==> flow/design.v <==
`timescale 1ns / 1ps
module compl_mul(
   input logic clk_i, 
   input logic srst_i,
   input logic signed [17:0]data_a_i_i,   
   input logic signed [17:0]data_a_q_i,   
   input logic signed [17:0]data_b_i_i,   
   input logic signed [17:0]data_b_q_i,   
   output  logic signed  [36:0]data_i_o,    
   output  logic signed [36:0]data_q_o     
   );
   logic signed [35:0] prod_ii, prod_iq, prod_qi, prod_qq;
   assign prod_ii = data_a_i_i * data_b_i_i;
   assign prod_qq = data_a_q_i * data_b_q_i;
   assign prod_iq = data_a_i_i * data_b_q_i;
   assign prod_qi = data_a_q_i * data_b_i_i;
   always_ff@(posedge clk_i) begin
       if(srst_i)begin
           data_i_o<=0;
           data_q_o<=0;
       end
       else begin
           data_i_o<=prod_ii-prod_qq;
           data_q_o<=prod_iq+prod_qi;
       end
   end
endmodule
==> flow/run.sh <==
#!/bin/bash
# the make line also repeats each setting of config.mk as NAME=value (left out here)
make -C /OpenROAD-flow-scripts/flow DESIGN_CONFIG=/design/flow/config.mk WORK_HOME=/design/flow/orfs CLKGATE_MAP_FILE= finish
==> flow/config.mk <==
export PLATFORM = sky130hd
export DESIGN_NAME = compl_mul
export DESIGN_NICKNAME = compl_mul
export VERILOG_FILES = /design/flow/design.v
export SDC_FILE = /design/flow/constraint.sdc
export NUM_CORES = 4
export LEC_CHECK = 0
export CAP_MARGIN = 20
export CORE_MARGIN = 2
export CORE_UTILIZATION = 67
export CTS_CLUSTER_SIZE = 92
export SLEW_MARGIN = 20
==> flow/constraint.sdc <==
create_clock -name core_clock -period 12.4 [get_ports {clk_i}]
set_input_delay 2.4800 -clock core_clock [delete_from_list [all_inputs] [get_ports {clk_i}]]
set_output_delay 2.4800 -clock core_clock [all_outputs]
set_load 0.01 [all_outputs]
==> flow_summary.json, run 1 <==
{
  "wire_per_inst_um": 19.2,
  "fillers": 5954,
  "initial_core_util_pct": 67.4,
  "fmax_ghz": 0.0910,
  "gp_congestion": 0.880,
  "finalCritPeriodShare_pct": 88.6,
  "cts_setup_buffers": 0,
  "logic_area_um2": 42800,
  "avgSynthCellArea_um2": 9.42,
  "routed_via_density": 5.48,
  "postSynthCellCount": 5407,
  "ys_ff": 74,
  "drtIter0Drc": 1974,
  "placed_area_um2": 53300,
  "cp.required_ns": 12.64,
  "cp.arrival_ns": 11.23,
  "portBuffers": 147,
  "cp.depth": 26,
  "coreArea_um2": 75600,
  "die_area_um2": 78200,
  "hpwl_mm": 101,
  "cts_buffers": 9,
  "rsz0062_at_grt": "no",
  "grt_pass1_wl_mm": 207,
  "ys_chip_area_um2": 50900,
  "yosys_warnings": 1,
  "logic_family": "adder cells",
  "hp-class": "in -> reg",
  "path_delay_family": "adder cells",
  "grt_overflow": 0,
  "ys_sh_xor_pct": 1.70,
  "hold-path-cell-count": 2,
  "startpoint_type": "input pin",
  "cp.buffers_inverters": 7,
  "hold_violations": 0,
  "clock-sinks": 74,
  "critPathLaunch": "data_b_q_i[0]",
  "grt_max_degree": 82,
  "postCtsResizedCells": 0,
  "edf_count": 0,
  "htree_levels": 3,
  "hold_ws_ns": 2.66,
  "finalInstanceArea_um2": 53700,
  "ys_sh_aoi_pct": 2.39,
  "setup_tns_ns": 0,
  "clockBufferDepth": 2,
  "warnings": 35,
  "relSlewSlack_pct": 19.3,
  "crit_path_end_kind": "flip-flop",
  "grt_antenna_before_repair": 2,
  "slowest_delay_ns": 1.18,
  "drv_cap": 0,
  "grtUsageTotal_pct": 34.7,
  "synth_async_sr_flop_share_pct": 0,
  "fin_nets": 7254,
  "seq_area_frac_synth_pct": 2.91,
  "setup_viol": 0,
  "cpMostUsedCell": "fa_1",
  "cts_root_buf": "clkbuf_16",
  "grt_pass1_vias": 39300,
  "ff_type": "dfxtp_1",
  "crit_end": "data_i_o[32]",
  "drt_pre_antenna_iters": 7,
  "drv_slew": 0,
  "min_to": "data_i_o[35]",
  "critPathKind": "in -> reg",
  "pin_count": 148,
  "synth_dominant_cell_count": "inv_1",
  "synth.distinct_cells": 58,
  "ant_nets": 0,
  "cp_max_fo": 15,
  "die_y_um": 280,
  "wl_mm": 123,
  "top_cell_area_share_pct": 57.8,
  "num_rows": 101,
  "cts.clk_slew.worst_paths_ns": 0.08,
  "min_period_ns": 10.99,
  "status": "finished clean",
  "worst_pin_slew_ns": 1.21,
  "ys_cells": 5407,
  "flop_area_um2": 1480,
  "drc_errors": 0,
  "simple_gate_area_share_pct": 14.2,
  "fa_ha_area_share_pct": 65.7,
  "hp-start": "srst_i",
  "area_delta_synth_final_pct": 5.36,
  "hold_buffers": 0,
  "vias": 34900,
  "mux_area_share_pct": 0.0393,
  "synth_area_leader_cell": "fa_1",
  "cts_tree": "built",
  "slowest_stage": "clkdlybuf4s50_1",
  "die_w_um": 280,
  "syn_area_um2": 50900,
  "ys_top_cells_by_area": "fa_1 58%, inv_1 11%, ha_1 7.9%",
  "top_cells_by_count": "1493 x inv_1, 1470 x fa_1, 700 x nand2_1",
  "fp_nets": 7274
}
area by class of cell:
cell class	count	area share, %
antenna	1	0.00466
sequential	74	2.76
tap	978	2.28
timing repair buffer	250	4.12
clock buffer	10	0.427
inverter	1494	10.5
clock inverter	6	0.215
multi-input combinational	3558	79.7
per-layer routing:
| layer | global-route usage (%) | vias to the layer above | share of wire, % |
|---|---|---|---|
| li1 | - | 15100 | - |
| met1 | 44.6 | 18400 | 38 |
| met2 | 59.7 | 1155 | 51 |
| met3 | 3.36 | 286 | 5.6 |
| met4 | 16.9 | 4 | 5.9 |
| met5 | 0 | - | 0.029 |
stage by stage:
stage | utilization (%) | instances | setup WS, ns
after detailed placement | 70.6 | 6354 | 1.09
after floorplan | - | 5407 | 2.82
final | 71.0 | 6371 | 1.41
after global routing | 71.0 | 6370 | 1.03
after CTS | 71.0 | 6370 | 1.47
after global placement | 70.6 | 6354 | 1.15
==> run 2, diff against run 1 <==
ABC_AREA = 1   (was unset)
CELL_PAD_IN_SITES_DETAIL_PLACEMENT = 0   (was unset)
CELL_PAD_IN_SITES_GLOBAL_PLACEMENT = 0   (was unset)
CORE_UTILIZATION = 71   (was 67)
CTS_CLUSTER_DIAMETER = 60   (was unset)
CTS_CLUSTER_SIZE = unset   (was 92)
GPL_TIMING_DRIVEN = 1   (was unset)
MAX_ROUTING_LAYER = met4   (was unset)
PLACE_DENSITY_LB_ADDON = 0.01   (was unset)
SETUP_SLACK_MARGIN = 1.51   (was unset)
clock period = 5.7 ns   (was 12.4 ns; I/O delays follow)
==> run 2 against run 1 <==
The run now fails in 5_1_grt. Synthesized cell count is 20% higher. Synthesized area grew 4.6%. Die size shrank 1.3%.
==> flow_summary.json, run 2 <==
{
  "toolErrorMsg": "[ERROR GRT-0116] Global routing finished with congestion. Check the congestion regions in the DRC Viewer.",
  "pin_count": 148,
  "cts_root_buf": "clkbuf_16",
  "die_w_um": 278,
  "initial_core_util_pct": 71.7,
  "die_area_um2": 77200,
  "synth_area_leader_cell": "fa_1",
  "placed_area_um2": 62700,
  "fa_ha_area_share_pct": 62.8,
  "simple_gate_area_share_pct": 13.8,
  "grtUsageTotal_pct": 82.9,
  "ys_chip_area_um2": 53300,
  "synth_dominant_cell_count": "inv_1",
  "die_y_um": 278,
  "top_cell_area_share_pct": 55.3,
  "grt_overflow": 1044,
  "yosys_warnings": 1,
  "ys_cells": 6480,
  "edf_count": 0,
  "cts_buffers": 9,
  "synth_async_sr_flop_share_pct": 0,
  "status": "stopped before the end",
  "avgSynthCellArea_um2": 8.22,
  "ys_sh_aoi_pct": 2.61,
  "gp_congestion": 1.03,
  "ff_type": "dfxtp_1",
  "fp_nets": 8347,
  "coreArea_um2": 74300,
  "mux_area_share_pct": 0,
  "num_rows": 100,
  "synth.distinct_cells": 47,
  "clock-sinks": 74,
  "pre_cts_ws_ns": -2.73,
  "lastStage": "5_1_grt",
  "clockBufferDepth": 2,
  "top_cells_by_count": "2184 x inv_1, 1531 x nand2_1, 1470 x fa_1",
  "portBuffers": 147,
  "seq_area_frac_synth_pct": 2.78,
  "postSynthCellCount": 6480,
  "syn_area_um2": 53300,
  "hpwl_mm": 156,
  "ys_ff": 74,
  "ys_sh_xor_pct": 0.444,
  "htree_levels": 3,
  "ys_top_cells_by_area": "fa_1 55%, inv_1 15%, nand2_1 11%",
  "logic_family": "adder cells"
}
## run 2: timing repair
| action | CTS |
|---|---|
| hold buffers | 0 |
| cloned | 36 |
| pin swaps | 454 |
| setup buffers | 239 |
| gates resized | 1010 |
| setup endpoints to repair | 69 |
| hold endpoints to repair | 0 |
## run 2: metrics by stage
stage                     hold WS, ns  cells  utilization [%]
after floorplan                  1.43   6480                -
after global placement           1.88   8005             84.4
after detailed placement         1.88   8005             84.4
after CTS                        1.66   8296             92.4
## run 2: per-layer routing
metal  GRT usage [%]  overflow
met1            77.1        46
met2             101       666
met3            63.6        34
met4            90.1       298
met5               -         -
==> run 3, diff against run 2 <==
ABC_AREA = unset   (was 1)
CELL_PAD_IN_SITES_DETAIL_PLACEMENT = unset   (was 0)
CELL_PAD_IN_SITES_GLOBAL_PLACEMENT = unset   (was 0)
CORE_UTILIZATION = 41   (was 71)
CTS_CLUSTER_DIAMETER = 69   (was 60)
GPL_ROUTABILITY_DRIVEN = 1   (was unset)
GPL_TIMING_DRIVEN = 0   (was 1)
MAX_ROUTING_LAYER = unset   (was met4)
MIN_ROUTING_LAYER = met1   (was unset)
PLACE_DENSITY_LB_ADDON = 0.06   (was 0.01)
SETUP_SLACK_MARGIN = 1.47   (was 1.51)
clock period = 19.7 ns   (was 5.7 ns; I/O delays follow)
==> run 3 against run 2 <==
The run now finishes clean. Synthesized cell count shrank 17%. Die size rose by 65%. Synthesized area down 4.4%.
==> flow_summary.json, run 3 <==
{
  "cts_buffers": 9,
  "cp.arrival_ns": 13.75,
  "grtUsageTotal_pct": 35.0,
  "path_cells": "clkdlybuf4s50_1 > clkbuf_1 > and2_1 > fa_1 > fa_1 > inv_1 > fa_1 > inv_1 > fa_1 > fa_1 > fa_1 > fa_1 > inv_1 > fa_1 > inv_1 > ha_1 > and3_1 > nand3_1 > a21oi_1 > nor2_1 > o31ai_1 > o41ai_1 > xor2_1 > nor2_1",
  "drt_pre_antenna_iters": 6,
  "coreArea_um2": 123000,
  "warnings": 33,
  "hp-start": "srst_i",
  "wl_mm": 214,
  "syn_area_um2": 50900,
  "ys_sh_xor_pct": 1.70,
  "min_to": "data_i_o[29]",
  "ys_top_cells_by_area": "fa_1 58%, inv_1 11%, ha_1 7.9%",
  "hold_ws_ns": 4.14,
  "area_delta_synth_final_pct": 7.30,
  "drv_slew": 0,
  "top_cell_area_share_pct": 57.8,
  "routed_via_density": 5.30,
  "cp.depth": 24,
  "seq_area_frac_synth_pct": 2.91,
  "logic_family": "adder cells",
  "ff_type": "dfxtp_1",
  "simple_gate_area_share_pct": 14.2,
  "portBuffers": 91,
  "avgSynthCellArea_um2": 9.42,
  "die_y_um": 356,
  "critPathKind": "in -> reg",
  "drc_errors": 0,
  "relSlewSlack_pct": 9.06,
  "postCtsResizedCells": 0,
  "synth.distinct_cells": 58,
  "clockBufferDepth": 2,
  "grt_pass1_vias": 40200,
  "synth_async_sr_flop_share_pct": 0,
  "drv_cap": 0,
  "grt_pass1_wl_mm": 302,
  "hpwl_mm": 174,
  "die_area_um2": 127000,
  "postSynthCellCount": 5407,
  "cp.required_ns": 20.00,
  "setup_viol": 0,
  "initial_core_util_pct": 41.3,
  "cpMostUsedCell": "fa_1",
  "slowest_delay_ns": 1.27,
  "fa_ha_area_share_pct": 65.7,
  "critPathLaunch": "data_b_q_i[14]",
  "die_w_um": 356,
  "yosys_warnings": 1,
  "finalInstanceArea_um2": 54700,
  "startpoint_type": "input pin",
  "synth_dominant_cell_count": "inv_1",
  "slowest_stage": "clkdlybuf4s50_1",
  "cts_root_buf": "clkbuf_16",
  "top_cells_by_count": "1493 x inv_1, 1470 x fa_1, 700 x nand2_1",
  "ant_nets": 0,
  "mux_area_share_pct": 0.0393,
  "flop_area_um2": 1480,
  "status": "finished clean",
  "ys_cells": 5407,
  "wire_per_inst_um": 29.7,
  "finalCritPeriodShare_pct": 68.3,
  "path_delay_family": "adder cells",
  "grt_max_degree": 14,
  "setup_tns_ns": 0,
  "logic_area_um2": 42800,
  "cp_max_fo": 13,
  "worst_pin_slew_ns": 1.36,
  "hold-path-cell-count": 4,
  "gp_congestion": 1.03,
  "pre_cts_ws_ns": 6.13,
  "fmax_ghz": 0.0743,
  "cts_setup_buffers": 0,
  "rsz0062_at_grt": "no",
  "pin_count": 148,
  "placed_area_um2": 54200,
  "hold_violations": 0,
  "fillers": 12600,
  "crit_path_end_kind": "flip-flop",
  "hold_buffers": 0,
  "cts.clk_slew.worst_paths_ns": 0.08,
  "ys_chip_area_um2": 50900,
  "clock-sinks": 74,
  "ys_ff": 74,
  "setup_slack_ns": 6.25,
  "edf_count": 0,
  "drtIter0Drc": 3635,
  "fin_nets": 7389,
  "grt_antenna_before_repair": 48,
  "vias": 38200,
  "fp_nets": 7274,
  "min_period_ns": 13.45,
  "grt_overflow": 0,
  "ys_sh_aoi_pct": 2.39,
  "hp-class": "in -> reg",
  "crit_end": "data_q_o[34]",
  "htree_levels": 3,
  "cp.buffers_inverters": 6,
  "num_rows": 129,
  "cts_tree": "built",
  "synth_area_leader_cell": "fa_1"
}
run 3: through the flow:
stage          instances  util (%)
2_1_floorplan       5407         -
3_3_place_gp        7135      43.6
3_5_place_dp        7145      43.9
4_1_cts             7161      44.1
5_1_grt             7167      44.2
6_report            7211      44.3
run 3: area by class of cell:
cell class              count  share of cell area (%)
repair buffers            104                    2.07
diodes                     47                   0.215
clock inverters             6                   0.165
inverters                1494                    10.3
clock buffers              10                   0.419
well taps                1637                    3.75
plain buffers             281                    2.10
flip-flops and latches     74                    2.71
multi-input cells        3558                    78.3
run 3: layer usage:
metal	global-route usage, %	wire (um)	share of wire [%]	up-vias
li1	-	-	-	15400
met1	45.1	82500	38	20400
met2	55.2	98800	46	1986
met3	8.37	19900	9.3	438
met4	18.0	13200	6.2	10
met5	0	72	0.034	-
==> run 4, diff against run 3 <==
CORE_UTILIZATION = 66   (was 41)
CTS_CLUSTER_DIAMETER = 355   (was 69)
GPL_ROUTABILITY_DRIVEN = unset   (was 1)
GPL_TIMING_DRIVEN = unset   (was 0)
MIN_ROUTING_LAYER = unset   (was met1)
PLACE_DENSITY_LB_ADDON = unset   (was 0.06)
SETUP_SLACK_MARGIN = -0.58   (was 1.47)
clock period = 8.56 ns   (was 19.7 ns; I/O delays follow)
==> run 4 against run 3 <==
The layout now fails its checks (setup timing). Sequential cell count unchanged. Via count down 4.6%. Core utilization grew 33 points. Critical path type unchanged.
==> flow_summary.json, run 4 <==
{
  "ys_chip_area_um2": 50900,
  "crit_end": "data_q_o[33]",
  "fa_ha_area_share_pct": 65.7,
  "ys_sh_xor_pct": 1.70,
  "grt_pass1_wl_mm": 212,
  "grt_overflow": 0,
  "cp.arrival_ns": 9.12,
  "logic_family": "adder cells",
  "critPathKind": "in -> reg",
  "fin_nets": 7708,
  "setup_tns_ns": -4.93,
  "edf_count": 0,
  "syn_area_um2": 50900,
  "cp.required_ns": 8.80,
  "area_delta_synth_final_pct": 14.9,
  "slowest_stage": "fa_1",
  "drv_slew": 0,
  "die_y_um": 282,
  "warnings": 35,
  "synth_async_sr_flop_share_pct": 0,
  "cts.clk_slew.worst_paths_ns": 0.08,
  "postCtsResizedCells": 0,
  "htree_levels": 3,
  "avgSynthCellArea_um2": 9.42,
  "relSlewSlack_pct": 32.9,
  "die_area_um2": 79400,
  "vias": 36500,
  "num_rows": 101,
  "cp.depth": 25,
  "synth_area_leader_cell": "fa_1",
  "grt_antenna_before_repair": 3,
  "cts_tree": "built",
  "pin_count": 148,
  "hp-class": "in -> reg",
  "hold_ws_ns": 1.89,
  "wl_mm": 127,
  "gp_congestion": 0.902,
  "initial_core_util_pct": 66.8,
  "slowest_delay_ns": 0.63,
  "grtUsageTotal_pct": 35.2,
  "seq_area_frac_synth_pct": 2.91,
  "coreArea_um2": 76200,
  "portBuffers": 147,
  "cts_setup_buffers": 0,
  "pre_cts_ws_ns": -0.816,
  "drc_errors": 0,
  "crit_path_end_kind": "flip-flop",
  "mux_area_share_pct": 0.0393,
  "utilization_pct": 76.8,
  "yosys_warnings": 1,
  "wire_per_inst_um": 18.4,
  "hpwl_mm": 109,
  "hp-start": "srst_i",
  "critPathLaunch": "data_a_i_i[6]",
  "cp.buffers_inverters": 6,
  "ys_sh_aoi_pct": 2.39,
  "grt_pass1_vias": 40800,
  "ff_type": "dfxtp_1",
  "ant_nets": 0,
  "routed_via_density": 5.30,
  "postSynthCellCount": 5407,
  "drt_pre_antenna_iters": 7,
  "place_inst": 6859,
  "synth_dominant_cell_count": "inv_1",
  "cts_root_buf": "clkbuf_16",
  "final_cells": 6878,
  "hold_buffers": 0,
  "grt_max_degree": 82,
  "drv_cap": 0,
  "drtIter0Drc": 2318,
  "finalInstanceArea_um2": 58500,
  "clock-sinks": 74,
  "cp_max_fo": 15,
  "setup_slack_ns": -0.322,
  "startpoint_type": "input pin",
  "fillers": 5529,
  "hold-path-cell-count": 2,
  "finalCritPeriodShare_pct": 104,
  "ys_ff": 74,
  "top_cells_by_count": "1493 x inv_1, 1470 x fa_1, 700 x nand2_1",
  "synth.distinct_cells": 58,
  "simple_gate_area_share_pct": 14.2,
  "path_delay_family": "adder cells",
  "clockBufferDepth": 2,
  "min_period_ns": 8.88,
  "ys_top_cells_by_area": "fa_1 58%, inv_1 11%, ha_1 7.9%",
  "die_w_um": 282,
  "placed_area_um2": 58100,
  "fp_nets": 7274,
  "status": "failed layout checks",
  "cpMostUsedCell": "fa_1",
  "worst_pin_slew_ns": 1.01,
  "setup_viol": 28,
  "ys_cells": 5407,
  "fmax_ghz": 0.113,
  "hold_violations": 0,
  "so.violations": "setup timing",
  "top_cell_area_share_pct": 57.8,
  "min_to": "data_i_o[28]",
  "cts_buffers": 9
}
run 4: layer usage:
| layer | GRT usage [%] | share of wire [%] |
|---|---|---|
| met5 | 0 | 0 |
| met1 | 45.8 | 38 |
| met3 | 4.71 | 6.8 |
| met2 | 59.2 | 49 |
| met4 | 16.8 | 5.9 |
run 4: area by class of cell:
class	instances	area, um^2	area share, %
multi-input combinational	3558	42800	73.2
antenna	2	5.00	0.00855
clock buffer	10	229	0.391
tap	1030	1290	2.20
timing repair buffer	704	6960	11.9
inverter	1494	5610	9.58
sequential	74	1480	2.53
clock inverter	6	115	0.197
==> run 5, diff against run 4 <==
CAP_MARGIN = 30   (was 20)
CELL_PAD_IN_SITES_DETAIL_PLACEMENT = 2   (was unset)
CORE_MARGIN = 6   (was 2)
CORE_UTILIZATION = 64   (was 66)
CTS_CLUSTER_DIAMETER = unset   (was 355)
CTS_CLUSTER_SIZE = 99   (was unset)
GPL_ROUTABILITY_DRIVEN = 1   (was unset)
MIN_ROUTING_LAYER = met2   (was unset)
SETUP_SLACK_MARGIN = unset   (was -0.58)
TNS_END_PERCENT = 100   (was unset)
clock period = 11.0 ns   (was 8.56 ns; I/O delays follow)
==> run 5 against run 4 <==
The flow now stops in 3_5_place_dp. Synthesized area unchanged. Synthesized cell count is the same. Die size rose by 8.9%.
==> flow_summary.json, run 5 <==
{
  "top_cell_area_share_pct": 57.8,
  "seq_area_frac_synth_pct": 2.91,
  "ys_ff": 74,
  "simple_gate_area_share_pct": 14.2,
  "synth_dominant_cell_count": "inv_1",
  "synth_async_sr_flop_share_pct": 0,
  "die_area_um2": 86500,
  "gp_congestion": 0.916,
  "ys_sh_aoi_pct": 2.39,
  "status": "stopped before the end",
  "ys_chip_area_um2": 50900,
  "synth_area_leader_cell": "fa_1",
  "ff_type": "dfxtp_1",
  "avgSynthCellArea_um2": 9.42,
  "ys_cells": 5407,
  "fp_nets": 7274,
  "coreArea_um2": 78100,
  "portBuffers": 147,
  "fa_ha_area_share_pct": 65.7,
  "synth.distinct_cells": 58,
  "top_cells_by_count": "1493 x inv_1, 1470 x fa_1, 700 x nand2_1",
  "num_rows": 102,
  "ys_top_cells_by_area": "fa_1 58%, inv_1 11%, ha_1 7.9%",
  "logic_family": "adder cells",
  "syn_area_um2": 50900,
  "initial_core_util_pct": 65.2,
  "toolErrorMsg": "Error: detail_place.tcl, 38 bad optional access",
  "die_y_um": 294,
  "pin_count": 148,
  "postSynthCellCount": 5407,
  "yosys_warnings": 1,
  "ys_sh_xor_pct": 1.70,
  "edf_count": 0,
  "die_w_um": 294,
  "mux_area_share_pct": 0.0393,
  "lastStage": "3_5_place_dp"
}
run 5: stage by stage:
| step | setup slack (ns) | hold WS (ns) |
|---|---|---|
| global placement | 0.467 | 2.60 |
| floorplan | 1.70 | 2.50 |
==> run 6, diff against run 5 <==
ABC_AREA = 1   (was unset)
CAP_MARGIN = 10   (was 30)
CELL_PAD_IN_SITES_DETAIL_PLACEMENT = unset   (was 2)
CORE_ASPECT_RATIO = 0.98   (was unset)
CORE_MARGIN = 2   (was 6)
CORE_UTILIZATION = 40   (was 64)
CTS_CLUSTER_SIZE = unset   (was 99)
GPL_ROUTABILITY_DRIVEN = unset   (was 1)
MIN_ROUTING_LAYER = unset   (was met2)
TNS_END_PERCENT = unset   (was 100)
clock period = 11.9 ns   (was 11.0 ns; I/O delays follow)
==> run 6 against run 5 <==
The run now finishes clean. Synthesized area up 4.6%. Synthesized cell count up 20%. Die size up 57%.
==> flow_summary.json, run 6 <==
{
  "status": "finished clean",
  "vias": 40300,
  "hold-path-cell-count": 3,
  "seq_area_frac_synth_pct": 2.78,
  "num_rows": 132,
  "die_area_um2": 136000,
  "synth.distinct_cells": 47,
  "coreArea_um2": 132000,
  "edf_count": 0,
  "pin_count": 148,
  "hold_buffers": 0,
  "drv_slew": 0,
  "fp_nets": 8347,
  "postSynthCellCount": 6480,
  "ys_sh_xor_pct": 0.444,
  "fmax_ghz": 0.0949,
  "cpMostUsedCell": "fa_1",
  "ys_chip_area_um2": 53300,
  "fin_nets": 8311,
  "slowest_delay_ns": 1.13,
  "crit_end": "data_i_o[28]",
  "slowest_stage": "fa_1",
  "cp.depth": 23,
  "logic_family": "adder cells",
  "wl_mm": 172,
  "crit_path_end_kind": "flip-flop",
  "yosys_warnings": 1,
  "die_w_um": 373,
  "final_cells": 8194,
  "die_y_um": 365,
  "gp_congestion": 0.954,
  "place_inst": 8175,
  "fillers": 13300,
  "avgSynthCellArea_um2": 8.22,
  "hp-class": "in -> reg",
  "grt_pass1_vias": 43500,
  "setup_tns_ns": 0,
  "ys_ff": 74,
  "critPathKind": "in -> reg",
  "finalCritPeriodShare_pct": 88.5,
  "min_period_ns": 10.53,
  "routed_via_density": 4.92,
  "setup_viol": 0,
  "path_cells": "clkdlybuf4s50_1 > buf_4 > nand2_1 > inv_1 > fa_1 > fa_1 > inv_1 > fa_1 > fa_1 > fa_1 > fa_1 > fa_1 > inv_1 > fa_1 > inv_1 > ha_1 > a21o_1 > a21oi_1 > nand2_1 > a211oi_1 > nand2_1 > nand2_1 > nor2_1",
  "cts_buffers": 9,
  "drtIter0Drc": 3184,
  "cp_max_fo": 19,
  "grtUsageTotal_pct": 26.2,
  "cts_tree": "built",
  "simple_gate_area_share_pct": 13.8,
  "cts_root_buf": "clkbuf_16",
  "rsz0062_at_grt": "no",
  "cp.buffers_inverters": 6,
  "ys_sh_aoi_pct": 2.61,
  "ys_cells": 6480,
  "clock-sinks": 74,
  "cts.clk_slew.worst_paths_ns": 0.07,
  "initial_core_util_pct": 40.3,
  "startpoint_type": "input pin",
  "hold_violations": 0,
  "warnings": 33,
  "drv_cap": 0,
  "fa_ha_area_share_pct": 62.8,
  "clockBufferDepth": 2,
  "cts_setup_buffers": 0,
  "synth_dominant_cell_count": "inv_1",
  "syn_area_um2": 53300,
  "grt_antenna_before_repair": 2,
  "drc_errors": 0,
  "drt_pre_antenna_iters": 6,
  "ff_type": "dfxtp_1",
  "hp-start": "srst_i",
  "synth_async_sr_flop_share_pct": 0,
  "ys_top_cells_by_area": "fa_1 55%, inv_1 15%, nand2_1 11%",
  "area_delta_synth_final_pct": 6.21,
  "ant_nets": 0,
  "path_delay_family": "adder cells",
  "top_cell_area_share_pct": 55.3,
  "relSlewSlack_pct": 21.1,
  "htree_levels": 3,
  "cp.required_ns": 12.17,
  "postCtsResizedCells": 0,
  "portBuffers": 147,
  "wire_per_inst_um": 21.0,
  "grt_max_degree": 45,
  "cp.arrival_ns": 10.80,
  "top_cells_by_count": "2184 x inv_1, 1531 x nand2_1, 1470 x fa_1",
  "worst_pin_slew_ns": 1.18,
  "grt_pass1_wl_mm": 267,
  "min_to": "data_i_o[3]",
  "grt_overflow": 0,
  "critPathLaunch": "data_a_q_i[17]",
  "mux_area_share_pct": 0,
  "hpwl_mm": 145,
  "synth_area_leader_cell": "fa_1"
}
[run 6: final cells by class]
class                           count  area [um^2]  area share [%]
Clock inverter                      5         30.0          0.0531
Inverter                         2189         8220            14.5
Multi-Input combinational cell   3922        42400            75.0
Antenna cell                        3         7.51          0.0133
Sequential cell                    74         1480            2.62
Timing Repair Buffer              248         1970            3.48
Tap cell                         1742         2180            3.85
Clock buffer                       11          243           0.429
[run 6: per-stage QoR]
step                      util, %  hold slack, ns  instance area, um^2  setup slack (ns)
after global placement       42.6            3.12                56300              1.10
after CTS                    42.8            2.84                56600              1.44
after detailed placement     42.6            3.11                56300              1.05
after floorplan                 -            2.68                53300              2.99
final                        42.8            2.85                56600              1.37
after global routing         42.8            2.86                56600              1.02
[run 6: metal layers]
metal  vias to the layer above  GRT usage, %  share of wire, %  wire length [um]
li1                      17600             -                 -                 -
met1                     20800          35.2                41             70000
met2                      1633          43.7                48             82100
met3                       278          4.02               7.9             13500
met4                         0          8.44               3.9              6640
met5                         -             0                 0                 0
==> run 7, diff against run 6 <==
CAP_MARGIN = 20   (was 10)
CORE_ASPECT_RATIO = unset   (was 0.98)
CORE_UTILIZATION = 59   (was 40)
CTS_CLUSTER_SIZE = 98   (was unset)
clock period = 11.5 ns   (was 11.9 ns; I/O delays follow)
==> run 7 against run 6 <==
Critical endpoint is now data_q_o[23]. Core utilization is 20 points higher. First-iteration DRC count is 15% higher. Sequential cell count stayed put.
==> flow_summary.json, run 7 <==
{
  "status": "finished clean",
  "top_cells_by_count": "2184 x inv_1, 1531 x nand2_1, 1470 x fa_1",
  "hpwl_mm": 139,
  "num_rows": 110,
  "coreArea_um2": 89700,
  "ys_sh_xor_pct": 0.444,
  "yosys_warnings": 1,
  "ff_type": "dfxtp_1",
  "hp-class": "in -> reg",
  "syn_area_um2": 53300,
  "grt_pass1_wl_mm": 256,
  "initial_core_util_pct": 59.4,
  "grt_pass1_vias": 42400,
  "top_cell_area_share_pct": 55.3,
  "grt_overflow": 0,
  "ys_ff": 74,
  "synth_dominant_cell_count": "inv_1",
  "cts_tree": "built",
  "synth.distinct_cells": 47,
  "die_y_um": 304,
  "drtIter0Drc": 3659,
  "flop_area_um2": 1480,
  "cp.depth": 26,
  "vias": 40300,
  "synth_async_sr_flop_share_pct": 0,
  "rsz0062_at_grt": "no",
  "critPathLaunch": "data_a_q_i[16]",
  "wl_mm": 163,
  "cp.buffers_inverters": 8,
  "clock-sinks": 74,
  "startpoint_type": "input pin",
  "ys_cells": 6480,
  "utilization_pct": 62.5,
  "synth_area_leader_cell": "fa_1",
  "logic_area_um2": 42400,
  "drv_slew": 0,
  "fin_nets": 8322,
  "relSlewSlack_pct": 21.3,
  "cts_setup_buffers": 0,
  "min_period_ns": 10.09,
  "ant_nets": 0,
  "cp.required_ns": 11.76,
  "warnings": 35,
  "hold-path-cell-count": 3,
  "setup_viol": 0,
  "finalCritPeriodShare_pct": 87.8,
  "hp-start": "srst_i",
  "pin_count": 148,
  "drc_errors": 0,
  "setup_tns_ns": 0,
  "grt_max_degree": 37,
  "gp_congestion": 0.953,
  "crit_end": "data_q_o[23]",
  "mux_area_share_pct": 0,
  "drt_pre_antenna_iters": 5,
  "portBuffers": 147,
  "ys_chip_area_um2": 53300,
  "worst_pin_slew_ns": 1.18,
  "seq_area_frac_synth_pct": 2.78,
  "cpMostUsedCell": "fa_1",
  "clockBufferDepth": 2,
  "cp.arrival_ns": 10.35,
  "fp_nets": 8347,
  "ys_sh_aoi_pct": 2.61,
  "postSynthCellCount": 6480,
  "grt_antenna_before_repair": 5,
  "die_w_um": 304,
  "die_area_um2": 92700,
  "slowest_stage": "clkdlybuf4s50_1",
  "hold_buffers": 0,
  "htree_levels": 3,
  "logic_family": "adder cells",
  "slowest_delay_ns": 1.20,
  "cts_root_buf": "clkbuf_16",
  "edf_count": 0,
  "min_to": "data_i_o[0]",
  "path_delay_family": "adder cells",
  "cts_buffers": 9,
  "fmax_ghz": 0.0991,
  "fillers": 8063,
  "fa_ha_area_share_pct": 62.8,
  "simple_gate_area_share_pct": 13.8,
  "area_delta_synth_final_pct": 5.37,
  "cts.clk_slew.worst_paths_ns": 0.06,
  "avgSynthCellArea_um2": 8.22,
  "postCtsResizedCells": 0,
  "grtUsageTotal_pct": 37.1,
  "ys_top_cells_by_area": "fa_1 55%, inv_1 15%, nand2_1 11%",
  "hold_violations": 0,
  "crit_path_end_kind": "flip-flop",
  "critPathKind": "in -> reg",
  "drv_cap": 0,
  "routed_via_density": 5.28,
  "cp_max_fo": 9,
  "wire_per_inst_um": 21.4
}
run 7: metrics by stage:
stage               hold WS [ns]  instance area (um^2)  cells  worst slack (ns)
floorplan                   2.60                 53300   6480              2.67
detailed placement          3.04                 55800   7620              1.21
global route                2.79                 56100   7637              1.26
finish                      2.77                 56100   7640              1.41
global placement            3.04                 55800   7620              1.16
CTS                         2.76                 56100   7636              1.55
run 7: final cells by class:
class	count	area share (%)
Clock buffer	9	0.401
Timing Repair Buffer	259	3.83
Inverter	2189	14.6
Sequential cell	74	2.64
Multi-Input combinational cell	3922	75.6
Antenna cell	4	0.0178
Tap cell	1176	2.62
Clock inverter	7	0.223
run 7: routing by layer:
layer | global-route usage [%] | share of wire (%) | vias up
met5 | 0 | 0.040 | -
met4 | 10.4 | 3.7 | 10
met3 | 6.20 | 9.2 | 287
met2 | 58.6 | 46 | 1880
met1 | 53.3 | 41 | 20500
li1 | - | - | 17700
==> run 8, diff against run 7 <==
ABC_AREA = unset   (was 1)
CAP_MARGIN = 15   (was 20)
CORE_UTILIZATION = 72   (was 59)
CTS_CLUSTER_SIZE = 37   (was 98)
MAX_ROUTING_LAYER = met4   (was unset)
clock period = 7.28 ns   (was 11.5 ns; I/O delays follow)
==> run 8 against run 7 <==
The run now fails in 5_1_grt. Die size down 21%. Synthesized cell count decreased by 17%. Synthesized area decreased by 4.4%.
==> flow_summary.json, run 8 <==
{
  "ys_top_cells_by_area": "fa_1 58%, inv_1 11%, ha_1 7.9%",
  "synth.distinct_cells": 58,
  "synth_area_leader_cell": "fa_1",
  "ff_type": "dfxtp_1",
  "cts_buffers": 9,
  "hpwl_mm": 134,
  "hold_buffers": 0,
  "fa_ha_area_share_pct": 65.7,
  "clock-sinks": 74,
  "gp_congestion": 1.09,
  "mux_area_share_pct": 0.0393,
  "edf_count": 0,
  "die_y_um": 270,
  "fp_nets": 7274,
  "toolErrorMsg": "[ERROR GRT-0232] Routing congestion too high. Check the congestion heatmap in the GUI.",
  "seq_area_frac_synth_pct": 2.91,
  "simple_gate_area_share_pct": 14.2,
  "die_w_um": 270,
  "top_cells_by_count": "1493 x inv_1, 1470 x fa_1, 700 x nand2_1",
  "coreArea_um2": 70000,
  "top_cell_area_share_pct": 57.8,
  "ys_sh_aoi_pct": 2.39,
  "yosys_warnings": 1,
  "ys_sh_xor_pct": 1.70,
  "initial_core_util_pct": 72.7,
  "lastStage": "5_1_grt",
  "htree_levels": 3,
  "ys_ff": 74,
  "grt_overflow": 585,
  "postSynthCellCount": 5407,
  "logic_family": "adder cells",
  "portBuffers": 147,
  "ys_cells": 5407,
  "synth_async_sr_flop_share_pct": 0,
  "num_rows": 97,
  "placed_area_um2": 59300,
  "status": "stopped before the end",
  "die_area_um2": 72900,
  "pin_count": 148,
  "grtUsageTotal_pct": 88.0,
  "cts_root_buf": "clkbuf_16",
  "place_inst": 6855,
  "ys_chip_area_um2": 50900,
  "synth_dominant_cell_count": "inv_1",
  "avgSynthCellArea_um2": 9.42,
  "clockBufferDepth": 2,
  "syn_area_um2": 50900,
  "pre_cts_ws_ns": -1.88
}
[run 8: repair_timing]
item                       in CTS
gates cloned                   38
pin swaps                     349
setup endpoints to repair      52
resized                       830
setup buffers                 258
[run 8: metal layers]
layer | overflow | global-route usage, %
met1 | 38 | 84.9
met2 | 317 | 98.9
met3 | 31 | 75.4
met4 | 199 | 92.1
met5 | - | -
==> run 9, diff against run 8 <==
ABC_AREA = 0   (was unset)
CAP_MARGIN = 40   (was 15)
CORE_ASPECT_RATIO = 0.98   (was unset)
CORE_UTILIZATION = 55   (was 72)
CTS_CLUSTER_DIAMETER = 194   (was unset)
CTS_CLUSTER_SIZE = 50   (was 37)
GPL_ROUTABILITY_DRIVEN = 1   (was unset)
GPL_TIMING_DRIVEN = 0   (was unset)
HOLD_SLACK_MARGIN = 0.05   (was unset)
MIN_ROUTING_LAYER = met1   (was unset)
SLEW_MARGIN = 25   (was 20)
TNS_END_PERCENT = 90   (was unset)
clock period = 8.11 ns   (was 7.28 ns; I/O delays follow)
==> run 9 against run 8 <==
The layout now fails its checks (setup timing). Synthesized cell count unchanged. Synthesized area unchanged. Die size up 30%.
==> flow_summary.json, run 9 <==
{
  "place_inst": 6779,
  "slowest_delay_ns": 0.59,
  "cp.arrival_ns": 8.63,
  "grt_pass1_wl_mm": 307,
  "grt_max_degree": 14,
  "wl_mm": 222,
  "startpoint_type": "input pin",
  "critPathLaunch": "data_a_q_i[11]",
  "pre_cts_ws_ns": -2.94,
  "htree_levels": 3,
  "synth_dominant_cell_count": "inv_1",
  "drv_slew": 0,
  "hp-class": "in -> reg",
  "edf_count": 0,
  "fillers": 6890,
  "logic_family": "adder cells",
  "fa_ha_area_share_pct": 65.7,
  "grt_overflow": 0,
  "clock-sinks": 74,
  "initial_core_util_pct": 55.5,
  "hp-start": "data_b_q_i[0]",
  "cts_tree": "built",
  "min_period_ns": 8.33,
  "cp.depth": 29,
  "synth.distinct_cells": 58,
  "die_w_um": 311,
  "num_rows": 110,
  "path_delay_family": "adder cells",
  "postSynthCellCount": 5407,
  "ys_chip_area_um2": 50900,
  "grt_antenna_before_repair": 31,
  "setup_viol": 12,
  "top_cells_by_count": "1493 x inv_1, 1470 x fa_1, 700 x nand2_1",
  "setup_tns_ns": -1.40,
  "syn_area_um2": 50900,
  "ys_top_cells_by_area": "fa_1 58%, inv_1 11%, ha_1 7.9%",
  "die_area_um2": 95100,
  "min_to": "data_q_o[0]",
  "grtUsageTotal_pct": 48.6,
  "simple_gate_area_share_pct": 14.2,
  "gp_congestion": 1.09,
  "ys_sh_aoi_pct": 2.39,
  "ys_cells": 5407,
  "finalInstanceArea_um2": 62300,
  "top_cell_area_share_pct": 57.8,
  "clockBufferDepth": 2,
  "so.violations": "setup timing",
  "cp_max_fo": 5,
  "drt_pre_antenna_iters": 7,
  "mux_area_share_pct": 0.0393,
  "vias": 41000,
  "worst_pin_slew_ns": 0.868,
  "ff_type": "dfxtp_1",
  "fmax_ghz": 0.120,
  "crit_path_end_kind": "flip-flop",
  "grt_pass1_vias": 43700,
  "hold-path-cell-count": 4,
  "cts.clk_slew.worst_paths_ns": 0.08,
  "cp.buffers_inverters": 12,
  "area_delta_synth_final_pct": 22.3,
  "status": "failed layout checks",
  "synth_area_leader_cell": "fa_1",
  "hold_ws_ns": 1.79,
  "cp.required_ns": 8.41,
  "hpwl_mm": 167,
  "synth_async_sr_flop_share_pct": 0,
  "crit_end": "data_q_o[27]",
  "drv_cap": 0,
  "fin_nets": 7693,
  "setup_slack_ns": -0.221,
  "portBuffers": 91,
  "critPathKind": "in -> reg",
  "routed_via_density": 5.77,
  "die_y_um": 305,
  "pin_count": 148,
  "slowest_stage": "fa_1",
  "utilization_pct": 67.8,
  "rsz0062_at_grt": "yes",
  "flop_area_um2": 1480,
  "drtIter0Drc": 4195,
  "drc_errors": 0,
  "logic_area_um2": 44200,
  "placed_area_um2": 54700,
  "warnings": 36,
  "cts_buffers": 9,
  "yosys_warnings": 1,
  "final_cells": 7108,
  "seq_area_frac_synth_pct": 2.91,
  "hold_violations": 0,
  "cpMostUsedCell": "fa_1",
  "avgSynthCellArea_um2": 9.42,
  "hold_buffers": 0,
  "finalCritPeriodShare_pct": 103,
  "ys_ff": 74,
  "cts_root_buf": "clkbuf_16",
  "wire_per_inst_um": 31.2,
  "fp_nets": 7274,
  "ant_nets": 0,
  "relSlewSlack_pct": 41.7,
  "ys_sh_xor_pct": 1.70,
  "coreArea_um2": 91800
}
[run 9: layer usage]
| metal | global-route usage [%] | routed length (um) | vias up |
|---|---|---|---|
| met5 | - | 0 | - |
| met4 | 37.4 | 23100 | 0 |
| met3 | 14.4 | 28400 | 1061 |
| met2 | 68.6 | 93600 | 2909 |
| met1 | 58.8 | 76400 | 21000 |
| li1 | - | - | 16100 |
[run 9: layout make-up]
cell class / instances / area share, %
Inverter: 1494 / 9.06
Sequential cell: 74 / 2.38
Multi-Input combinational cell: 3558 / 71.1
Buffer: 280 / 7.54
Clock buffer: 10 / 0.368
Clock inverter: 6 / 0.145
Tap cell: 1232 / 2.48
Timing Repair Buffer: 409 / 6.80
Antenna cell: 45 / 0.181
[run 9: repair_timing]
| item | CTS | global route |
|---|---|---|
| buffers inserted | 131 | 134 |
| cloned | 1 | 7 |
| gates resized | 849 | 440 |
| pin swaps | 92 | 231 |
| endpoints found under the setup margin | 49 | 34 |
==> run 10, diff against run 9 <==
CAP_MARGIN = 10   (was 40)
CORE_ASPECT_RATIO = 1.82   (was 0.98)
CORE_UTILIZATION = 60   (was 55)
CTS_CLUSTER_DIAMETER = 35   (was 194)
CTS_CLUSTER_SIZE = unset   (was 50)
GPL_TIMING_DRIVEN = unset   (was 0)
HOLD_SLACK_MARGIN = unset   (was 0.05)
MIN_ROUTING_LAYER = unset   (was met1)
PLACE_DENSITY_LB_ADDON = 0.14   (was unset)
SLEW_MARGIN = 20   (was 25)
TNS_END_PERCENT = unset   (was 90)
clock period = 11.2 ns   (was 8.11 ns; I/O delays follow)
==> run 10 against run 9 <==
The run now finishes clean. Cell count shrank 8.2%. Design area shrank 13%. Wire length shrank 41%. Worst setup slack gained 1.2 ns. Hold slack gained 0.55 ns. Global-route usage shrank 15 points. Largest cell class unchanged.
==> flow_summary.json, run 10 <==
{
  "edf_count": 0,
  "cts_tree": "built",
  "hold-path-cell-count": 2,
  "ys_cells": 5407,
  "die_area_um2": 87300,
  "ff_type": "dfxtp_1",
  "synth.distinct_cells": 58,
  "synth_area_leader_cell": "fa_1",
  "status": "finished clean",
  "cp.depth": 25,
  "slowest_delay_ns": 0.94,
  "gp_congestion": 0.927,
  "startpoint_type": "input pin",
  "cts.clk_slew.worst_paths_ns": 0.07,
  "clock-sinks": 74,
  "hp-class": "in -> reg",
  "setup_slack_ns": 0.971,
  "ant_nets": 0,
  "fa_ha_area_share_pct": 65.7,
  "logic_area_um2": 42800,
  "finalCritPeriodShare_pct": 91.3,
  "drc_errors": 0,
  "wire_per_inst_um": 20.0,
  "postCtsResizedCells": 0,
  "ys_top_cells_by_area": "fa_1 58%, inv_1 11%, ha_1 7.9%",
  "synth_dominant_cell_count": "inv_1",
  "crit_path_end_kind": "flip-flop",
  "ys_chip_area_um2": 50900,
  "mux_area_share_pct": 0.0393,
  "die_y_um": 397,
  "top_cell_area_share_pct": 57.8,
  "vias": 35500,
  "hp-start": "srst_i",
  "place_inst": 6505,
  "die_w_um": 220,
  "grt_overflow": 0,
  "finalInstanceArea_um2": 54100,
  "min_to": "data_i_o[36]",
  "ys_sh_aoi_pct": 2.39,
  "cp.buffers_inverters": 6,
  "fin_nets": 7288,
  "drt_pre_antenna_iters": 5,
  "rsz0062_at_grt": "no",
  "grt_antenna_before_repair": 2,
  "coreArea_um2": 84300,
  "grt_pass1_wl_mm": 213,
  "final_cells": 6523,
  "drv_slew": 0,
  "htree_levels": 3,
  "cts_root_buf": "clkbuf_16",
  "worst_pin_slew_ns": 1.12,
  "wl_mm": 130,
  "cp_max_fo": 19,
  "pre_cts_ws_ns": 0.590,
  "yosys_warnings": 1,
  "drv_cap": 0,
  "placed_area_um2": 53900,
  "critPathLaunch": "data_b_q_i[1]",
  "fmax_ghz": 0.0978,
  "ys_ff": 74,
  "hpwl_mm": 111,
  "synth_async_sr_flop_share_pct": 0,
  "path_delay_family": "adder cells",
  "setup_tns_ns": 0,
  "syn_area_um2": 50900,
  "cts_buffers": 9,
  "grt_max_degree": 82,
  "area_delta_synth_final_pct": 6.31,
  "routed_via_density": 5.45,
  "hold_violations": 0,
  "slowest_stage": "clkdlybuf4s50_1",
  "pin_count": 148,
  "avgSynthCellArea_um2": 9.42,
  "critPathKind": "in -> reg",
  "seq_area_frac_synth_pct": 2.91,
  "drtIter0Drc": 1770,
  "grtUsageTotal_pct": 33.8,
  "ys_sh_xor_pct": 1.70,
  "clockBufferDepth": 2,
  "postSynthCellCount": 5407,
  "logic_family": "adder cells",
  "min_period_ns": 10.23,
  "fillers": 7088,
  "num_rows": 144,
  "portBuffers": 147,
  "fp_nets": 7274,
  "grt_pass1_vias": 40500,
  "top_cells_by_count": "1493 x inv_1, 1470 x fa_1, 700 x nand2_1",
  "warnings": 33,
  "simple_gate_area_share_pct": 14.2,
  "crit_end": "data_i_o[35]",
  "relSlewSlack_pct": 25.0,
  "cpMostUsedCell": "fa_1",
  "cts_setup_buffers": 0,
  "cp.arrival_ns": 10.52,
  "setup_viol": 0,
  "hold_buffers": 0,
  "cp.required_ns": 11.49,
  "flop_area_um2": 1480,
  "initial_core_util_pct": 60.4
}
==> run 10: metrics by stage <==
stage	util, %	hold WS, ns
global route	64.2	2.40
finish	64.2	2.34
floorplan	-	2.54
CTS	64.2	2.37
global placement	63.9	2.83
detailed placement	63.9	2.84
==> run 10: cell type report <==
cell class              instances  share of cell area [%]
inverters                    1494                    10.4
multi-input cells            3558                    79.0
repair buffers                284                    4.82
well taps                    1095                    2.53
clock buffers                  10                   0.441
clock inverters                 6                  0.0786
flip-flops and latches         74                    2.74
diodes                          2                 0.00924
==> run 10: routing by layer <==
layer,vias up,part of all wire (%),GRT usage (%)
li1,15100,-,-
met1,18600,31,34.6
met2,1202,53,57.3
met3,565,4.4,3.66
met4,0,11,29.2
met5,-,0,-
==> run 11, diff against run 10 <==
CAP_MARGIN = 20   (was 10)
CELL_PAD_IN_SITES_GLOBAL_PLACEMENT = 1   (was unset)
CORE_ASPECT_RATIO = 1.94   (was 1.82)
CTS_CLUSTER_DIAMETER = 377   (was 35)
CTS_CLUSTER_SIZE = 97   (was unset)
GPL_ROUTABILITY_DRIVEN = unset   (was 1)
MAX_ROUTING_LAYER = unset   (was met4)
PLACE_DENSITY_LB_ADDON = unset   (was 0.14)
SLEW_MARGIN = 15   (was 20)
TNS_END_PERCENT = 20   (was unset)
clock period = 16.0 ns   (was 11.2 ns; I/O delays follow)
==> run 11 against run 10 <==
Critical endpoint is now data_i_o[32]. Worst setup slack improved by 4.0 ns. Largest cell class unchanged. Die size is essentially flat. Synthesized cell count unchanged. Clock-buffer cell count unchanged. Critical path type unchanged. Synthesized area stayed put.
==> flow_summary.json, run 11 <==
{
  "cts_setup_buffers": 0,
  "initial_core_util_pct": 60.6,
  "setup_tns_ns": 0,
  "area_delta_synth_final_pct": 5.10,
  "simple_gate_area_share_pct": 14.2,
  "hp-class": "in -> reg",
  "gp_congestion": 0.866,
  "flop_area_um2": 1480,
  "worst_pin_slew_ns": 0.952,
  "synth.distinct_cells": 58,
  "ys_chip_area_um2": 50900,
  "logic_area_um2": 42800,
  "num_rows": 148,
  "synth_area_leader_cell": "fa_1",
  "cpMostUsedCell": "fa_1",
  "grt_overflow": 0,
  "postSynthCellCount": 5407,
  "hp-start": "srst_i",
  "cp.depth": 27,
  "slowest_delay_ns": 0.64,
  "drv_cap": 0,
  "startpoint_type": "input pin",
  "drtIter0Drc": 1531,
  "fmax_ghz": 0.0906,
  "logic_family": "adder cells",
  "hold_violations": 0,
  "cts_root_buf": "clkbuf_16",
  "pin_count": 148,
  "ant_nets": 0,
  "fa_ha_area_share_pct": 65.7,
  "fp_nets": 7274,
  "ys_sh_xor_pct": 1.70,
  "crit_path_end_kind": "flip-flop",
  "wire_per_inst_um": 20.6,
  "warnings": 35,
  "grt_pass1_wl_mm": 215,
  "cts_buffers": 9,
  "grt_antenna_before_repair": 1,
  "grtUsageTotal_pct": 33.4,
  "mux_area_share_pct": 0.0393,
  "synth_async_sr_flop_share_pct": 0,
  "cp.arrival_ns": 11.34,
  "clock-sinks": 74,
  "coreArea_um2": 84100,
  "slowest_stage": "inv_1",
  "ys_cells": 5407,
  "finalInstanceArea_um2": 53500,
  "utilization_pct": 63.7,
  "drv_slew": 0,
  "rsz0062_at_grt": "no",
  "htree_levels": 3,
  "avgSynthCellArea_um2": 9.42,
  "finalCritPeriodShare_pct": 69.0,
  "min_period_ns": 11.04,
  "yosys_warnings": 1,
  "wl_mm": 134,
  "die_w_um": 213,
  "antenna_cells_inserted": 0,
  "grt_pass1_vias": 40100,
  "relSlewSlack_pct": 36.3,
  "vias": 35100,
  "path_delay_family": "adder cells",
  "ff_type": "dfxtp_1",
  "cp.required_ns": 16.30,
  "critPathLaunch": "data_b_q_i[0]",
  "edf_count": 0,
  "cp.buffers_inverters": 8,
  "placed_area_um2": 53200,
  "cp_max_fo": 36,
  "syn_area_um2": 50900,
  "clockBufferDepth": 2,
  "fin_nets": 7219,
  "drt_pre_antenna_iters": 5,
  "ys_ff": 74,
  "status": "finished clean",
  "postCtsResizedCells": 0,
  "drc_errors": 0,
  "crit_end": "data_i_o[32]",
  "die_area_um2": 87400,
  "die_y_um": 410,
  "portBuffers": 147,
  "seq_area_frac_synth_pct": 2.91,
  "fillers": 7540,
  "grt_max_degree": 48,
  "hold_buffers": 0,
  "hold-path-cell-count": 2,
  "ys_top_cells_by_area": "fa_1 58%, inv_1 11%, ha_1 7.9%",
  "routed_via_density": 5.42,
  "ys_sh_aoi_pct": 2.39,
  "cts.clk_slew.worst_paths_ns": 0.07,
  "min_to": "data_i_o[31]",
  "synth_dominant_cell_count": "inv_1",
  "top_cells_by_count": "1493 x inv_1, 1470 x fa_1, 700 x nand2_1",
  "hpwl_mm": 105,
  "top_cell_area_share_pct": 57.8,
  "setup_viol": 0,
  "cts_tree": "built",
  "hold_ws_ns": 3.17,
  "critPathKind": "in -> reg"
}
run 11: routing by layer:
layer  part of all wire [%]  vias to the layer above  global-route usage (%)
li1                       -                    15000                       -
met1                     31                    18700                    34.2
met2                     56                     1015                    62.1
met3                    4.0                      428                    3.51
met4                    8.9                        0                    24.0
met5                      0                        -                       0
run 11: area by class of cell:
cell class,count,area share (%)
inverters,1494,10.5
clock inverters,5,0.103
flip-flops and latches,74,2.77
multi-input cells,3558,79.9
clock buffers,10,0.446
well taps,1125,2.63
repair buffers,215,3.63
run 11: metrics by stage:
step | instances | setup slack (ns)
finish | 6481 | 4.96
global route | 6481 | 4.53
CTS | 6481 | 5.02
detailed placement | 6466 | 4.56
global placement | 6466 | 4.68
floorplan | 5407 | 5.70
==> run 12, diff against run 11 <==
ABC_AREA = unset   (was 0)
CELL_PAD_IN_SITES_GLOBAL_PLACEMENT = unset   (was 1)
CORE_ASPECT_RATIO = unset   (was 1.94)
CORE_UTILIZATION = 58   (was 60)
CTS_CLUSTER_DIAMETER = unset   (was 377)
CTS_CLUSTER_SIZE = unset   (was 97)
SLEW_MARGIN = 20   (was 15)
TNS_END_PERCENT = unset   (was 20)
clock period = 13.0 ns   (was 16.0 ns; I/O delays follow)
==> run 12 against run 11 <==
Global-route usage shrank 3.4 points. Non-clock buffer count grew 19. Largest cell class unchanged. Worst setup slack lost 3.0 ns. Wire length shrank 8.2%. Highest routed layer is now met5. Still clean. Core utilization shrank 1.8 points. Sequential cell count is the same. Clock-buffer cell count is the same.
==> flow_summary.json, run 12 <==
{
  "status": "finished clean",
  "relSlewSlack_pct": 22.4,
  "cp_max_fo": 25,
  "simple_gate_area_share_pct": 14.2,
  "final_cells": 6531,
  "fmax_ghz": 0.0903,
  "critPathLaunch": "data_b_q_i[1]",
  "gp_congestion": 0.853,
  "antenna_cells_inserted": 0,
  "hold-path-cell-count": 2,
  "ys_chip_area_um2": 50900,
  "clockBufferDepth": 2,
  "ys_sh_aoi_pct": 2.39,
  "path_cells": "clkdlybuf4s50_1 > buf_4 > and2_1 > fa_1 > inv_1 > fa_1 > fa_1 > fa_1 > fa_1 > inv_1 > fa_1 > fa_1 > inv_1 > fa_1 > inv_1 > ha_1 > and3_1 > nand3_1 > a21oi_1 > nor2_1 > o21ai_0 > a21boi_0 > xnor2_1 > nor2_1",
  "slowest_stage": "clkdlybuf4s50_1",
  "cp.depth": 24,
  "hpwl_mm": 100,
  "finalCritPeriodShare_pct": 85.2,
  "hp-start": "srst_i",
  "cts_root_buf": "clkbuf_16",
  "ff_type": "dfxtp_1",
  "fin_nets": 7238,
  "top_cells_by_count": "1493 x inv_1, 1470 x fa_1, 700 x nand2_1",
  "drc_errors": 0,
  "min_period_ns": 11.08,
  "finalInstanceArea_um2": 53700,
  "num_rows": 108,
  "setup_tns_ns": 0,
  "synth_async_sr_flop_share_pct": 0,
  "hold_violations": 0,
  "worst_pin_slew_ns": 1.16,
  "coreArea_um2": 86900,
  "grt_overflow": 0,
  "fa_ha_area_share_pct": 65.7,
  "hold_ws_ns": 2.60,
  "die_y_um": 300,
  "mux_area_share_pct": 0.0393,
  "setup_slack_ns": 1.92,
  "min_to": "data_i_o[11]",
  "syn_area_um2": 50900,
  "seq_area_frac_synth_pct": 2.91,
  "portBuffers": 147,
  "top_cell_area_share_pct": 57.8,
  "pin_count": 148,
  "drtIter0Drc": 1859,
  "crit_end": "data_q_o[30]",
  "drv_cap": 0,
  "grtUsageTotal_pct": 30.0,
  "grt_pass1_vias": 38200,
  "placed_area_um2": 53400,
  "cp.required_ns": 13.27,
  "postCtsResizedCells": 0,
  "grt_pass1_wl_mm": 207,
  "hp-class": "in -> reg",
  "ys_top_cells_by_area": "fa_1 58%, inv_1 11%, ha_1 7.9%",
  "path_delay_family": "adder cells",
  "hold_buffers": 0,
  "pre_cts_ws_ns": 1.72,
  "wl_mm": 123,
  "htree_levels": 3,
  "crit_path_end_kind": "flip-flop",
  "avgSynthCellArea_um2": 9.42,
  "drv_slew": 0,
  "yosys_warnings": 1,
  "vias": 34200,
  "warnings": 34,
  "drt_pre_antenna_iters": 5,
  "fp_nets": 7274,
  "cts_buffers": 9,
  "postSynthCellCount": 5407,
  "initial_core_util_pct": 58.6,
  "synth_dominant_cell_count": "inv_1",
  "synth.distinct_cells": 58,
  "cp.arrival_ns": 11.35,
  "place_inst": 6515,
  "cts_tree": "built",
  "wire_per_inst_um": 18.8,
  "synth_area_leader_cell": "fa_1",
  "cts.clk_slew.worst_paths_ns": 0.09,
  "edf_count": 0,
  "utilization_pct": 61.8,
  "slowest_delay_ns": 0.99,
  "grt_max_degree": 45,
  "critPathKind": "in -> reg",
  "ys_cells": 5407,
  "rsz0062_at_grt": "no",
  "ys_sh_xor_pct": 1.70,
  "logic_family": "adder cells",
  "ys_ff": 74,
  "cts_setup_buffers": 0,
  "ant_nets": 0,
  "routed_via_density": 5.23,
  "startpoint_type": "input pin",
  "grt_antenna_before_repair": 2,
  "area_delta_synth_final_pct": 5.49,
  "cpMostUsedCell": "fa_1",
  "setup_viol": 0,
  "clock-sinks": 74,
  "die_area_um2": 90200,
  "die_w_um": 300,
  "cp.buffers_inverters": 6
}
run 12: per-layer routing:
| metal | track usage [%] | wire [um] | up-vias |
|---|---|---|---|
| met5 | 0 | 16 | - |
| met4 | 10.6 | 4930 | 2 |
| met3 | 2.76 | 5810 | 202 |
| met2 | 52.1 | 62800 | 910 |
| met1 | 39.7 | 49100 | 18000 |
| li1 | - | - | 15000 |
run 12: area by class of cell:
cell class	instances	area, um^2
timing repair buffer	234	2120
inverter	1494	5610
tap	1155	1450
fill	7704	33200
clock buffer	10	239
clock inverter	6	42.5
multi-input combinational	3558	42800
sequential	74	1480
==> run 13, diff against run 12 <==
CELL_PAD_IN_SITES_DETAIL_PLACEMENT = 1   (was unset)
CELL_PAD_IN_SITES_GLOBAL_PLACEMENT = 3   (was unset)
CORE_ASPECT_RATIO = 0.87   (was unset)
CORE_MARGIN = 10   (was 2)
CORE_UTILIZATION = 65   (was 58)
CTS_CLUSTER_DIAMETER = 69   (was unset)
GPL_ROUTABILITY_DRIVEN = 0   (was unset)
GPL_TIMING_DRIVEN = 1   (was unset)
MIN_ROUTING_LAYER = met2   (was unset)
PLACE_DENSITY = 0.81   (was unset)
SETUP_SLACK_MARGIN = -0.91   (was unset)
SLEW_MARGIN = 10   (was 20)
clock period = 12.4 ns   (was 13.0 ns; I/O delays follow)
==> run 13 against run 12 <==
The flow now stops in 3_1_place_gp_skip_io. Synthesized cell count stayed put. Synthesized area stayed put. Die size is 0.24% lower.
==> flow_summary.json, run 13 <==
{
  "die_y_um": 281,
  "fp_nets": 7274,
  "coreArea_um2": 77500,
  "fa_ha_area_share_pct": 65.7,
  "synth_area_leader_cell": "fa_1",
  "edf_count": 0,
  "simple_gate_area_share_pct": 14.2,
  "num_rows": 95,
  "ys_cells": 5407,
  "toolErrorMsg": "[ERROR GPL-0301] Utilization 122.888 % exceeds 100%.",
  "ys_chip_area_um2": 50900,
  "status": "stopped before the end",
  "lastStage": "3_1_place_gp_skip_io",
  "ys_sh_xor_pct": 1.70,
  "ys_ff": 74,
  "top_cell_area_share_pct": 57.8,
  "seq_area_frac_synth_pct": 2.91,
  "ys_sh_aoi_pct": 2.39,
  "mux_area_share_pct": 0.0393,
  "logic_family": "adder cells",
  "postSynthCellCount": 5407,
  "ys_top_cells_by_area": "fa_1 58%, inv_1 11%, ha_1 7.9%",
  "die_w_um": 320,
  "syn_area_um2": 50900,
  "initial_core_util_pct": 65.7,
  "die_area_um2": 90000,
  "synth_async_sr_flop_share_pct": 0,
  "yosys_warnings": 1,
  "avgSynthCellArea_um2": 9.42,
  "synth_dominant_cell_count": "inv_1",
  "ff_type": "dfxtp_1",
  "top_cells_by_count": "1493 x inv_1, 1470 x fa_1, 700 x nand2_1",
  "synth.distinct_cells": 58
}
